==> inputs of run R <==
==> flow/design.v <==
`timescale 1ns / 1ps
module adder(
    input wire [7:0] in1,
    input wire [7:0] in2,
    input wire sub,  
    output wire [7:0] out
    );
    reg [7:0] tmp;
    wire s0,s1,s2,s3,s4,s5,s6,s7;
    wire co0,co1,co2,co3,co4,co5,co6,co7;
    fa f0(in1[0],in2[0],1'b0,s0,co0);
    fa f1(in1[1],in2[1],co0,s1,co1);
    fa f2(in1[2],in2[2],co1,s2,co2);
    fa f3(in1[3],in2[3],co2,s3,co3);
    fa f4(in1[4],in2[4],co3,s4,co4);
    fa f5(in1[5],in2[5],co4,s5,co5);
    fa f6(in1[6],in2[6],co5,s6,co6);
    fa f7(in1[7],in2[7],co6,s7,co7);  
    assign out = {s7,s6,s5,s4,s3,s2,s1,s0} + sub;
endmodule 
module fa( input A,
       input B,
       input CIN,
       output S,
       output COUT
       );
       assign S = A^B^CIN;
       assign COUT = (A&B) | (CIN&A) | (CIN&B);
endmodule
`timescale 1ns / 1ps
module multiplier(
    input wire [7:0] in1,
    input wire [7:0] in2,
    output wire [7:0] out 
    );
    wire [8:0] A_out1, A_out2, A_out3, A_out4, A_out5, A_out6, A_out7, A_out8;
    wire [7:0] Q_out1, Q_out2, Q_out3, Q_out4, Q_out5, Q_out6, Q_out7, Q_out8;
    wire q0_1, q0_2, q0_3, q0_4, q0_5, q0_6, q0_7, q0_8; 
    Booth B1 (
        9'h000,in1,in2,1'b0,
        A_out1,Q_out1,q0_1
        );
    Booth B2 (
        A_out1,in1,Q_out1,q0_1,
        A_out2,Q_out2,q0_2
        );
    Booth B3 (
        A_out2,in1,Q_out2,q0_2,
        A_out3,Q_out3,q0_3
        );
    Booth B4 (
        A_out3,in1,Q_out3,q0_3,
        A_out4,Q_out4,q0_4
        );
    Booth B5 (
        A_out4,in1,Q_out4,q0_4,
        A_out5,Q_out5,q0_5
        );
    Booth B6 (
        A_out5,in1,Q_out5,q0_5,
        A_out6,Q_out6,q0_6
        );
    Booth B7 (
        A_out6,in1,Q_out6,q0_6,
        A_out7,Q_out7,q0_7
        );
    Booth B8 (
        A_out7,in1,Q_out7,q0_7,
        A_out8,Q_out8,q0_8
        );
    assign out = A_out8[7:0];  
endmodule
module Booth(
    input [8:0] A_in,
    input [7:0] M,
    input [7:0] Q_in,
    input  q0,
    output reg [8:0] A_out,
    output reg [7:0] Q_out,
    output reg q0_out
    );
    wire [8:0] sum, diff;
    assign sum = A_in + {M[7], M};
    assign diff = A_in - {M[7], M};
    always@(A_in,Q_in,M,q0,sum,diff)
    begin
        case({Q_in[0],q0})
            2'b00,2'b11: {A_out, Q_out, q0_out} = {A_in[8], A_in, Q_in};
            2'b01: {A_out, Q_out, q0_out} = {sum[8], sum, Q_in};
            default: {A_out, Q_out, q0_out} = {diff[8], diff, Q_in};
        endcase
    end
endmodule
`timescale 1ns / 1ps
module register(
    input wire [7:0] din,
    input wire clk,
    input wire reset,
    input wire ld,
    output reg [7:0] data
    );
    always@(posedge clk or posedge reset)
    begin
        if(reset == 1)
            data <= 0;
        else if(ld == 1)
            data <= din;
    end
endmodule
`timescale 1ns / 1ps
module controller(
    input wire clk,
    input wire reset,
    output reg [3:0] state,
    output reg [9:0] load, mul_en, add1_en, add2_en, mul_read, add1_read, add2_read  
    );
    parameter [3:0] s1 = 4'b0000,
                    s2 = 4'b0001,
                    s3 = 4'b0011,
                    s4 = 4'b0010,
                    s5 = 4'b0110,
                    s6 = 4'b0111,
                    s7 = 4'b1111,
                    s8 = 4'b1110,
                    s9 = 4'b1010,
                    s10 = 4'b1011,
                    s11 = 4'b1001,
                    s12 = 4'b1000;
    reg not_first_flag;  
    always@(posedge clk or posedge reset)
    begin
        if(reset)
            begin
                state <= s1;
                not_first_flag <= 1'b0;
            end
        else
        begin
            if(state == s3)
                not_first_flag <= 1'b1;
            case(state)
                s1: state <= s2;
                s2: state <= s3;
                s3: state <= s4;
                s4: state <= s5;
                s5: state <= s6;
                s6: state <= s7;
                s7: state <= s8;
                s8: state <= s9;
                s9: state <= s10;
                s10: state <= s11;
                s11: state <= s12;
                s12: state <= s1;
                default: state <= s1;
            endcase
        end       
    end
    always@(*)
    begin
        load = 0;
        mul_en = 0;
        add1_en = 0;
        add2_en = 0;
        mul_read = 0;
        add1_read = 0;
        add2_read = 0;
        case(state)
            s1: 
                begin
                    load = 10'b0000000001;
                    if(not_first_flag)
                    begin
                        mul_en = 0; 
                        add1_en = 10'b1000001000; 
                        add2_en = 10'b0001000100; 
                        mul_read = 0; 
                        add1_read = 10'b0000000100;
                        add2_read = 0;
                    end
                end
            s2: 
                begin
                    load = 10'b0000000010;
                    if(not_first_flag)
                    begin
                        mul_en = 0; 
                        add1_en = 0; 
                        add2_en = 10'b0010001000; 
                        mul_read = 0; 
                        add1_read = 10'b0000001000;
                        add2_read = 0;
                    end
                end
            s3:
                begin
                    load = 10'b0000000100; 
                    mul_en = 0; 
                    add1_en = 0; 
                    add2_en = 0; 
                    mul_read = 0; 
                    add1_read = 0;
                    add2_read = 0;
                end
            s4:
                begin
                    load = 10'b0000001000;
                    mul_en = 0;
                    add1_en = 0; 
                    add2_en = 0; 
                    mul_read = 0;
                    add1_read = 0;
                    add2_read = 0;
                end
            s5:
                begin
                    load = 10'b0000010000;
                    mul_en = 0;
                    add1_en = 0; 
                    add2_en = 0; 
                    mul_read = 0;
                    add1_read = 0;
                    add2_read = 0;
                end
            s6:
                begin
                    load = 10'b0000100000;
                    mul_en = 10'b0000010001;  
                    add1_en = 0; 
                    add2_en = 0; 
                    mul_read = 0;
                    add1_read = 0;
                    add2_read = 0;
                end
            s7:
                begin
                    load = 10'b0001000000;
                    mul_en = 10'b0000100010;  
                    add1_en = 0; 
                    add2_en = 0; 
                    mul_read = 10'b0000000001;  
                    add1_read = 0;
                    add2_read = 0;
                end
            s8:
                begin
                    load = 10'b0010000000;  
                    mul_en = 10'b0001000100;  
                    add1_en = 0; 
                    add2_en = 0; 
                    mul_read = 10'b0000000010;  
                    add1_read = 0;
                    add2_read = 0;
                end
            s9:
                begin
                    load = 10'b0100000000;  
                    mul_en = 10'b0010001000;  
                    add1_en = 0; 
                    add2_en = 0; 
                    mul_read = 10'b0000000100;  
                    add1_read = 0;
                    add2_read = 0;
                end
            s10:
                begin
                    load = 10'b1000000000;  
                    mul_en = 0; 
                    add1_en = 10'b0100000001; 
                    add2_en = 0; 
                    mul_read = 10'b0000001000;  
                    add1_read = 0;
                    add2_read = 0;
                end
            s11:
                begin
                    load = 10'b0100000000;  
                    mul_en = 0; 
                    add1_en = 10'b1000000010; 
                    add2_en = 10'b0000010001; 
                    mul_read = 0; 
                    add1_read = 10'b0000000001;
                    add2_read = 0;
                end
            s12:
                begin
                    load = 10'b1000000000;  
                    mul_en = 0; 
                    add1_en = 10'b0100000100; 
                    add2_en = 10'b0000100010; 
                    mul_read = 0; 
                    add1_read = 10'b0000000010;
                    add2_read = 0;
                end
            default: 
                load = 0;
        endcase
    end
endmodule
`timescale 1ns / 1ps
module datapath(
    input wire clk,
    input wire reset,
    input wire [3:0] state,
    input wire [7:0] next_in,
    input wire [9:0] load, mul_en, add1_en, add2_en, mul_read, add1_read, add2_read,  
    output wire [7:0] r1,r2,r3,r4,r5,r6,r7,r8,r9,r10,  
    output reg [7:0] f
    );
    parameter [3:0] s1 = 4'b0000,
                    s2 = 4'b0001,
                    s3 = 4'b0011,
                    s4 = 4'b0010,
                    s5 = 4'b0110,
                    s6 = 4'b0111,
                    s7 = 4'b1111,
                    s8 = 4'b1110,
                    s9 = 4'b1010,
                    s10 = 4'b1011,
                    s11 = 4'b1001,
                    s12 = 4'b1000;
    wire [7:0] sum1,sum2,prod;  
    reg [7:0] add11,add12,add21,add22,mul1,mul2;
    reg not_first_flag;  
    adder A1(add11,add12,1'b0,sum1);  
    adder A2(add21,~add22,1'b1,sum2);  
    multiplier M1(mul1,mul2,prod);
    register reg1((load[0]) ? next_in : (mul_read[0]) ? prod : (add1_read[0]) ? sum1 : (add2_read[0]) ? sum2 : 8'b0,
        clk,reset,
        load[0] || mul_read[0] || add1_read[0] || add2_read[0],
        r1);
    register reg2((load[1]) ? next_in : (mul_read[1]) ? prod : (add1_read[1]) ? sum1 : (add2_read[1]) ? sum2 : 8'b0,
        clk,reset,
        load[1] || mul_read[1] || add1_read[1] || add2_read[1],
        r2);
    register reg3((load[2]) ? next_in : (mul_read[2]) ? prod : (add1_read[2]) ? sum1 : (add2_read[2]) ? sum2 : 8'b0,
        clk,reset,
        load[2] || mul_read[2] || add1_read[2] || add2_read[2],
        r3);
    register reg4((load[3]) ? next_in : (mul_read[3]) ? prod : (add1_read[3]) ? sum1 : (add2_read[3]) ? sum2 : 8'b0,
        clk,reset,
        load[3] || mul_read[3] || add1_read[3] || add2_read[3],
        r4);
    register reg5((load[4]) ? next_in : (mul_read[4]) ? prod : (add1_read[4]) ? sum1 : (add2_read[4]) ? sum2 : 8'b0,
        clk,reset,
        load[4] || mul_read[4] || add1_read[4] || add2_read[4],
        r5);
    register reg6((load[5]) ? next_in : (mul_read[5]) ? prod : (add1_read[5]) ? sum1 : (add2_read[5]) ? sum2 : 8'b0,
        clk,reset,
        load[5] || mul_read[5] || add1_read[5] || add2_read[5],
        r6);
    register reg7((load[6]) ? next_in : (mul_read[6]) ? prod : (add1_read[6]) ? sum1 : (add2_read[6]) ? sum2 : 8'b0,
        clk,reset,
        load[6] || mul_read[6] || add1_read[6] || add2_read[6],
        r7);
    register reg8((load[7]) ? next_in : (mul_read[7]) ? prod : (add1_read[7]) ? sum1 : (add2_read[7]) ? sum2 : 8'b0,
        clk,reset,
        load[7] || mul_read[7] || add1_read[7] || add2_read[7],
        r8);
    register reg9((load[8]) ? next_in : (mul_read[8]) ? prod : (add1_read[8]) ? sum1 : (add2_read[8]) ? sum2 : 8'b0,
        clk,reset,
        load[8] || mul_read[8] || add1_read[8] || add2_read[8],
        r9);
    register reg10((load[9]) ? next_in : (mul_read[9]) ? prod : (add1_read[9]) ? sum1 : (add2_read[9]) ? sum2 : 8'b0,
        clk,reset,
        load[9] || mul_read[9] || add1_read[9] || add2_read[9],
        r10);
    always@(posedge clk or posedge reset)
    begin
        if(reset)
        begin
            f <= 0;     
            not_first_flag <= 1'b0;
        end
        else
        begin
            case(state)
                s1, s2, s3:
                    if(not_first_flag)
                        f <= sum2;
                s4:
                    not_first_flag <= 1'b1;
                s12:
                    f <= sum2;
                default: ;
            endcase
        end
    end
    always@(posedge clk)
    begin
        case(state)
            s1:
                begin
                    if(not_first_flag)
                    begin
                        add11 <= r4;
                        add12 <= r10;
                        add21 <= sum1;
                        add22 <= r7;
                    end
                end
            s2:
                begin
                    if(not_first_flag)
                    begin
                        add21 <= sum1;
                        add22 <= r8;
                    end
                end
            s6:  
                begin
                    mul1 <= r1;
                    mul2 <= r5;
                end
            s7:  
                begin
                    mul1 <= r2;
                    mul2 <= r6;
                end
            s8:  
                begin
                    mul1 <= r3;
                    mul2 <= r7;
                end
            s9:  
                begin
                    mul1 <= r4;
                    mul2 <= r8;
                end
            s10:  
                begin
                    add11 <= r1;
                    add12 <= r9;
                end
            s11:  
                begin
                    add11 <= r2;
                    add12 <= r10;
                    add21 <= sum1;
                    add22 <= r5;
                end
            s12:  
                begin
                    add11 <= r3;
                    add12 <= r9;
                    add21 <= sum1;
                    add22 <= r6;
                end
            default: ;
        endcase
    end
endmodule
`timescale 1ns / 1ps
module top(
    input wire clk,
    input wire reset,
    input wire [7:0] next_in,
    output wire [7:0] f
    );
    wire [7:0] r1,r2,r3,r4,r5,r6,r7,r8,r9,r10;  
    wire [9:0] load, mul_en, add1_en, add2_en, mul_read, add1_read, add2_read;
    wire [3:0] state;
    controller C1(
        clk,
        reset,
        state,
        load, mul_en, add1_en, add2_en, mul_read, add1_read, add2_read  
    );
    datapath DP1(
        clk,
        reset,
        state,
        next_in,
        load, mul_en, add1_en, add2_en, mul_read, add1_read, add2_read,  
        r1,r2,r3,r4,r5,r6,r7,r8,r9,r10,  
        f
    );
endmodule
==> flow/run.sh <==
#!/bin/bash
# the make line also repeats each setting of config.mk as NAME=value (left out here)
make -C /OpenROAD-flow-scripts/flow DESIGN_CONFIG=/design/flow/config.mk WORK_HOME=/design/flow/orfs CLKGATE_MAP_FILE= finish
==> flow/config.mk <==
export PLATFORM = sky130hd
export DESIGN_NAME = top
export DESIGN_NICKNAME = top
export VERILOG_FILES = /design/flow/design.v
export SDC_FILE = /design/flow/constraint.sdc
export NUM_CORES = 4
export LEC_CHECK = 0
export ABC_AREA = 1
export CAP_MARGIN = 20
export CELL_PAD_IN_SITES_DETAIL_PLACEMENT = 1
export CELL_PAD_IN_SITES_GLOBAL_PLACEMENT = 3
export CORE_ASPECT_RATIO = 0.5
export CORE_MARGIN = 2
export CORE_UTILIZATION = 42
export CTS_CLUSTER_DIAMETER = 351
export CTS_CLUSTER_SIZE = 98
export SLEW_MARGIN = 35
export TNS_END_PERCENT = 30
==> flow/constraint.sdc <==
create_clock -name core_clock -period 10.0 [get_ports {clk}]
set_input_delay 2.0000 -clock core_clock [delete_from_list [all_inputs] [get_ports {clk}]]
set_output_delay 2.0000 -clock core_clock [all_outputs]
set_load 0.01 [all_outputs]
==> run B (differences from run R) <==
CELL_PAD_IN_SITES_DETAIL_PLACEMENT = default   (was 1)
CELL_PAD_IN_SITES_GLOBAL_PLACEMENT = default   (was 3)
CORE_ASPECT_RATIO = default   (was 0.5)
CORE_UTILIZATION = 72   (was 42)
CTS_CLUSTER_DIAMETER = default   (was 351)
CTS_CLUSTER_SIZE = 15   (was 98)
PLACE_DENSITY = 0.66   (was default)
SLEW_MARGIN = 20   (was 35)
TNS_END_PERCENT = default   (was 30)
==> flow/constraint.sdc (replaced) <==
create_clock -name core_clock -period 9.09 [get_ports {clk}]
set_input_delay 1.8180 -clock core_clock [delete_from_list [all_inputs] [get_ports {clk}]]
set_output_delay 1.8180 -clock core_clock [all_outputs]
set_load 0.01 [all_outputs]
==> run C (differences from run R) <==
ABC_AREA = default   (was 1)
CELL_PAD_IN_SITES_DETAIL_PLACEMENT = default   (was 1)
CELL_PAD_IN_SITES_GLOBAL_PLACEMENT = default   (was 3)
CORE_ASPECT_RATIO = default   (was 0.5)
CORE_UTILIZATION = 72   (was 42)
CTS_CLUSTER_DIAMETER = default   (was 351)
CTS_CLUSTER_SIZE = default   (was 98)
SETUP_SLACK_MARGIN = -0.41   (was default)
SLEW_MARGIN = 20   (was 35)
TNS_END_PERCENT = default   (was 30)
==> flow/constraint.sdc (replaced) <==
create_clock -name core_clock -period 5.33 [get_ports {clk}]
set_input_delay 1.0660 -clock core_clock [delete_from_list [all_inputs] [get_ports {clk}]]
set_output_delay 1.0660 -clock core_clock [all_outputs]
set_load 0.01 [all_outputs]
==> run Y (differences from run R) <==
ABC_AREA = default   (was 1)
CELL_PAD_IN_SITES_DETAIL_PLACEMENT = default   (was 1)
CELL_PAD_IN_SITES_GLOBAL_PLACEMENT = default   (was 3)
CORE_ASPECT_RATIO = default   (was 0.5)
CORE_UTILIZATION = 72   (was 42)
CTS_CLUSTER_DIAMETER = default   (was 351)
CTS_CLUSTER_SIZE = default   (was 98)
PLACE_DENSITY = 0.66   (was default)
SLEW_MARGIN = 20   (was 35)
TNS_END_PERCENT = default   (was 30)
==> flow/constraint.sdc (replaced) <==
create_clock -name core_clock -period 10.4 [get_ports {clk}]
set_input_delay 2.0800 -clock core_clock [delete_from_list [all_inputs] [get_ports {clk}]]
set_output_delay 2.0800 -clock core_clock [all_outputs]
set_load 0.01 [all_outputs]
==> results.ini <==
[run_status]
status=finished with violations
violatedChecks=negative setup slack

[logic_synthesis]
syn_area_sq_um=11800
yosys.area_share.aoi=0.193

[final_layout]
fillerInstances=855
final_cells=1590

[power_and_ir_drop]
comb_power_w=0.000480
switching_share=0.331

[critical_path]
crit_path_max_incr_delay_ns=0.57
cp_num_buf_inv=4

[sta]
fin_ws_ns=-0.320
finalSetupViolations=8

[floorplanning]
fp_util=0.739

# the run above: run Y

==> results.ini <==
[run_status]
first-error=[ERROR GRT-0116] Global routing finished with congestion. Check the congestion regions in the DRC Viewer.
flow.stopped_at=global routing (5_1_grt)
status=aborted with a tool error

[logic_synthesis]
synth_nets=1378
yosys.area_share.aoi=0.193
syn_area_sq_um=11800

[floorplanning]
fp_util=0.739

[placement]
portBuffers=17

# the run above: run C

==> results.ini <==
[drt]
top_layer=met4

[logic_synthesis]
top_cell_area_share=0.199
yosys.area_share.aoi=0.134
syn_area_sq_um=11800

[sta]
finalSetupViolations=0

[critical_path]
crit_path_max_incr_delay_ns=0.45
cp_num_buf_inv=5

[final_layout]
fillerInstances=3560
final_cells=2078

[power_and_ir_drop]
comb_power_w=0.000461
p_switching_w=0.000587
switching_share=0.310

[floorplanning]
fp_util=0.427
die_area_sq_um=29500

[run_status]
status=no timing/DRC/antenna violations

# the run above: run R

==> results.ini <==
[run_status]
status=no timing/DRC/antenna violations

[floorplanning]
fp_util=0.740

[critical_path]
crit_path_max_incr_delay_ns=0.42
cp_num_buf_inv=1

[sta]
fin_ws_ns=0.507

[logic_synthesis]
syn_area_sq_um=11800
syn_area_per_cell_sq_um=7.12
synthArstFlopShare=0.662
yosys.area_share.aoi=0.134

[final_layout]
fillerInstances=1030
final_cells=1924

[power_and_ir_drop]
switching_share=0.335

# the run above: run B

